## LSTM
module LSTM(clk, Of, En, Ci, Cip, In, Ui, Uf, Uk, Uo, Wi, Wk, Wf, Wo, Vo, Bi, Bo, Bf, Bk, PrevH, Cout, Hout);
 input clk, En, Cip; 
 input [7:0] In, Ci, Ui, Uf, Uk;
 input [7:0] Uo, Wi, Wk, Wf, Wo;
 input [7:0] Vo, Bi, Bo, Bf, Bk;
 input [7:0]           PrevH;
 output [7:0] Cout, Hout;
 output Of;
 wire [7:0] m1, m2, m3, m4;
 wire [7:0] m5, m7, m8;
 wire [7:0] m9, m10, m11, m12;
 wire [7:0] m13, m14, m15, m16;
 wire [7:0] i1, f1, k1, o1;
 wire [7:0] It, Ft, Kt, t1;
 wire [10:0] Cin;
 mult8 ins1(m1, In, Wi); 
 mult8 ins2(m2, PrevH, Ui);
 FA8   ins3(m1, m2, m3, Cip, Cin[0]);
 FA8   ins4(m3, Bi, i1,Cin[0], Cin[1]);
 SigmoidROM sg1(It, i1, clk, En);
 mult8 ins5(m4, In, Wf); 
 mult8 ins6(t1, In, Wf);
 FA8   ins7(t1, m4, m5, Cin[1], Cin[2]);
 FA8   ins8(t1, Bi, f1, Cin[2], Cin[3]);
 SigmoidROM sg2(Ft, f1, clk, En);
 mult8 ins9(m7, In, Wk); 
 mult8 ins10(m8, PrevH, Uk);
 FA8   ins11(m7, m8, m9, Cin[3], Cin[4]);
 FA8   ins12(m9, Bk, k1, Cin[4], Cin[5]);
 SigmoidROM sg3(Kt, k1, clk, En);
 FA8   ins13(It, Kt, m10,Cin[5], Cin[6]);
 FA8   ins14(Ft, Ci, m11, Cin[6], Cin[7]);
 FA8   ins15(m10, m11, Cout, Cin[7], Cin[8]);
 mult8 ins16(m12, In, Wo); 
 mult8 ins17(m13, PrevH, Uo);
 mult8 ins18(m14, Ci, Vo);
 FA8   ins19(m12, m13, m15, Cin[8], Cin[9]);
 FA8   ins21(m14, Bo, m16, Cin[9], Cin[10]);
 FA8   ins22(m16, m15, o1, Cin[10], Of);
 SigmoidROM sg4(Hout, o1, clk, En);
 endmodule
For scale: roughly 32 flip-flops, roughly 150 I/O pins.
clock: 32.8 ns
lec_check: 0
abc_area: 1
cap_margin: 15
core_margin: 2
core_utilization: 72
cts_cluster_diameter: 28
cts_cluster_size: 37
setup_slack_margin: -1.62
slew_margin: 20
run.sh (not shown) runs the stock make flow with config.mk's settings and CLKGATE_MAP_FILE=.
The baseline reached the layout checks and failed them: setup timing.
Edit:
CAP_MARGIN = 20   (was 15)
CTS_CLUSTER_DIAMETER = 373   (was 28)
CTS_CLUSTER_SIZE = 99   (was 37)
SETUP_SLACK_MARGIN = unset   (was -1.62)
TNS_END_PERCENT = 5   (was unset)
clock period = 16.7 ns   (was 32.8 ns; I/O delays follow)
Effect:
- The new run completed and failed the layout checks on setup timing
- final area rises slightly
- utilization increases by 1.6 points
- clock skew came out lower by 0.0066 ns
- setup slack degrades by 9.6 ns
- die size is unchanged
- worst hold slack got worse by 0.033 ns
- non-clock buffer count grows by 55
Edit:
ABC_AREA = unset   (was 1)
CTS_CLUSTER_DIAMETER = unset   (was 373)
CTS_CLUSTER_SIZE = unset   (was 99)
PLACE_DENSITY = 0.81   (was unset)
TNS_END_PERCENT = unset   (was 5)
clock period = 40.6 ns   (was 16.7 ns; I/O delays follow)
The changed run completed and failed the layout checks on setup timing.
Die area falls by a little under a tenth.
Routed wire length falls by about a fifth.
Global-route usage falls by 3.2 points.
Synthesized cell count falls by a quarter to a third.
Area after synthesis falls by a little under a tenth.
Setup slack improves by 14 ns.
Via count falls by about a fifth.
Sequential share of layout area rises by 0.38 points.
Edit:
CORE_UTILIZATION = 65   (was 72)
PLACE_DENSITY = unset   (was 0.81)
clock period = 36.7 ns   (was 40.6 ns; I/O delays follow)
Effect:
- The changed run finished with setup timing left
- worst setup slack degrades by 1.9 ns
- synthesized cell count is unchanged
- routed wire length fell slightly
- count of clock-buffer cells in the layout is unchanged
Edit:
CORE_UTILIZATION = 56   (was 65)
SETUP_SLACK_MARGIN = 4.53   (was unset)
clock period = 24.5 ns   (was 36.7 ns; I/O delays follow)
=> The new run completed, yet does not pass: setup timing. Count of clock-buffer cells in the layout does not change. Area after synthesis is unchanged. Setup slack is worse by 6.7 ns. Routed wire length rose by about 1.1%. Global-route usage went down by 3.7 points. Hold slack gets better by 0.010 ns.
